## exp/tundra
## calc
module calc(
    input clk,  
    input rst_n,  
    input [7:0] num,
    input [2:0] op,
    input start,
    output reg [15:0] result,
    output reg [15:0] display_val,  
    output [2:0] led_op,  
    output reg stop
);
reg [15:0] local_result;
reg local_stop;
localparam ADD = 3'd6;
localparam SUB = 3'd5;
localparam MUL = 3'd4;
localparam DIV = 3'd1;
localparam ENT = 3'd2;
localparam CLR = 3'd3;
reg [15:0] a, b;
reg [2:0] local_op;
assign led_op = local_op;  
wire [15:0] res_add, res_sub, res_mul, res_div;
i16_add u_add(.a(a), .b(b), .valid_in(1'b1), .sum(res_add), .carry_out(), .ready_out());
i16_sub u_sub(.a(a), .b(b), .valid_in(1'b1), .diff(res_sub), .borrow_out(), .ready_out());
i16_mul u_mul(.a(a), .b(b), .valid_in(1'b1), .prod(res_mul), .ready_out());
i16_div u_div(.a(a), .b(b), .valid_in(1'b1), .quot(res_div), .ready_out());
localparam S_INPUT_A = 2'b00;
localparam S_INPUT_B = 2'b01;
reg [2:0] state;
always @(posedge clk) begin
	if (~rst_n) begin
    	local_stop <= 0;
        a <= 0;
        b <= 0;
        local_result <= 0;
        display_val <= 0;
        local_op <= 0;
        state <= S_INPUT_A;
    end else begin
        if (~start&local_stop) begin
        local_stop <= 0;
        end else if (start&~local_stop) begin
            case (state)
            S_INPUT_A: begin
                if (op == CLR) begin
                    a <= 0; b <= 0; display_val <= 0; local_result <= 0; local_op <= 0;
                end else if (op == ADD || op == SUB || op == MUL || op == DIV) begin
                    local_op <= op;
                    b <= 0;
                    state <= S_INPUT_B;
                end else if (op == 0) begin
                    a <= a * 16'd10 + {8'd0, num};
                    display_val <= a * 16'd10 + {8'd0, num};
                end
            end
            S_INPUT_B: begin
                if (op == CLR) begin
                    a <= 0; b <= 0; display_val <= 0; local_result <= 0; local_op <= 0;
                    state <= S_INPUT_A;
                end else if (op == ENT) begin
                    case (local_op)
                    ADD: begin local_result <= res_add; display_val <= res_add; end
                    SUB: begin local_result <= res_sub; display_val <= res_sub; end
  ...
Size: roughly 5500 cells after synthesis, ~34000 sq um of cells after synthesis.
clock: 37.1 ns
lec_check: 0
abc_area: 1
cap_margin: 15
core_margin: 2
core_utilization: 70
cts_cluster_diameter: 214
cts_cluster_size: 60
hold_slack_margin: -0.09
max_routing_layer: met5
place_density: 0.6
setup_slack_margin: -1.07
slew_margin: 20
run.sh (not shown) runs the stock make flow with config.mk's settings and CLKGATE_MAP_FILE=.
exp/tundra had finished all stages when the layout checks came back failing, citing setup timing.
For exp/yarrow, these inputs were changed with respect to exp/tundra:
Settings: SETUP_SLACK_MARGIN: -1.07 -> 2.61; CAP_MARGIN: 15 -> 20; CTS_CLUSTER_SIZE: 60 -> 75; HOLD_SLACK_MARGIN: -0.09 -> unset; ABC_AREA: 1 -> unset; PLACE_DENSITY: 0.6 -> unset; CTS_CLUSTER_DIAMETER: 214 -> unset; MAX_ROUTING_LAYER: met5 -> unset; the clock period (ns, I/O delays scaled along): 37.1 -> 47.8.
## What came out
As of exp/yarrow, first-pass GRT wire length had risen by a few percent compared to exp/tundra.
Number of tapcells went down slightly going from exp/tundra to exp/yarrow.
In exp/yarrow the implementation ran to completion but is not tape-out ready, as the final checks report capacitance limit, slew limit, setup timing.
Delta(logic area, exp/yarrow - exp/tundra) > 0
Looking at library cell contributing the largest single delay on the critical path, the a2111oi_0 result is from exp/yarrow; the fa_1 one comes from exp/tundra.
The inputs of exp/indigo differ from those of exp/yarrow as listed below.
Settings: TNS_END_PERCENT: unset -> 15; PLACE_DENSITY: unset -> 0.6; CTS_CLUSTER_SIZE: 75 -> unset; SETUP_SLACK_MARGIN: 2.61 -> unset; CORE_ASPECT_RATIO: unset -> 0.5; the clock period (ns, I/O delays scaled along): 47.8 -> 55.0.
[summary]
The flow did not stop early for exp/indigo: all stages ran, and the layout cleared the timing, DRC and antenna checks.
Compared with exp/yarrow, exp/indigo shows a count of non-filler cells in the finished layout that is 4.3% lower.
Lower routed metal-1 wire length among exp/indigo and exp/yarrow: exp/indigo
Summary — all-layer global routing usage, exp/indigo relative to exp/yarrow: lower, by 2.8 points.
Worst setup slack before clock tree synthesis ended up 0.51 ns lower on exp/indigo than on exp/yarrow.
[exp/indigo vs exp/yarrow] number of placed cells counting well taps: lower in exp/indigo
Routed wire length, exp/indigo vs exp/yarrow: down by more than 10%
When exp/indigo is measured against exp/yarrow, its minimum clock period turns out 3.14 ns higher.
Number of buffers and inverters on the critical path sits lower in exp/indigo than in exp/yarrow.
exp/indigo ended with less total length of routed met2 wires than exp/yarrow.
## Diff of input files: exp/cedar against exp/indigo
Settings: setting ABC_AREA to 0 for the first time; setting CTS_CLUSTER_SIZE to 100 for the first time; removing TNS_END_PERCENT (formerly 15); setting CTS_CLUSTER_DIAMETER to 386 for the first time; changing CORE_UTILIZATION from 70 to 41; changing SLEW_MARGIN from 20 to 0; removing CORE_ASPECT_RATIO (formerly 0.5); removing PLACE_DENSITY (formerly 0.6).
Findings:
Each of the runs, namely exp/indigo and exp/cedar, reached the end of the flow and came out clean.
For exp/indigo, the capture point of the worst path was display_val[7]$_SDFFE_PN0P_, unlike exp/cedar, where it was display_val[4]$_SDFFE_PN0P_.
Taking exp/indigo as the reference, in exp/cedar total length of routed wires went up 0.80%, area growth from synthesis to final layout went up, critical path depth decreased by 2 relative to the old numbers.
[inputs] exp/juniper vs exp/cedar
Settings: CTS_CLUSTER_SIZE no longer set, was 100; CORE_UTILIZATION now 61, was 41; MAX_ROUTING_LAYER now met4, previously not set; PLACE_DENSITY now 0.6, previously not set; SLEW_MARGIN now 20, was 0; CTS_CLUSTER_DIAMETER no longer set, was 386; ABC_AREA no longer set, was 0; SETUP_SLACK_MARGIN now 5.0, previously not set.
exp/juniper finished every step from synthesis to the final layout, and the layout passed the timing, DRC and antenna checks. For sequential share of layout area, exp/cedar and exp/juniper come out practically identical. exp/juniper -> exp/cedar: count of multi-input gates flat. exp/cedar tops out at a lower clock frequency than exp/juniper. Between exp/cedar and exp/juniper, the required time of the critical path does not differ in any meaningful way. exp/cedar ended up with a[5]$_SDFFE_PN0P_ as its launching instance or port of the critical path; exp/juniper ended up with b[1]$_SDFFE_PN0P_.
--- input diff exp/juniper..exp/pepper ---
Settings: SETUP_SLACK_MARGIN: 5.0 -> unset; CTS_CLUSTER_SIZE: unset -> 100; CORE_UTILIZATION: 61 -> 62; CTS_CLUSTER_DIAMETER: unset -> 272; MAX_ROUTING_LAYER: met4 -> unset; PLACE_DENSITY: 0.6 -> unset; ABC_AREA: unset -> 1; TNS_END_PERCENT: unset -> 5; SLEW_MARGIN: 20 -> 0.
### Flow results
Comparing exp/pepper with exp/juniper, the tightest hold margin came out essentially unchanged.
Synthesis area per yosys was lower in the run labelled exp/juniper.
Compared with exp/juniper, in exp/pepper wire length on met1 went down by 7.2%; total non-filler cell area in the finished layout went down 3400 sq um.
Cmp exp/pepper and exp/juniper / tally of non-filler cells in the final layout / higher: exp/pepper
exp/pepper vs exp/juniper, placed instance count went up by about 17%.
On global-route usage, the lower figure sits with exp/pepper, not exp/juniper.
exp/pepper ended with less met3 track demand over resource in global routing than exp/juniper.
The core of exp/pepper is less densely filled than that of exp/juniper.
Setup slack: exp/pepper vs exp/juniper down 0.50 ns
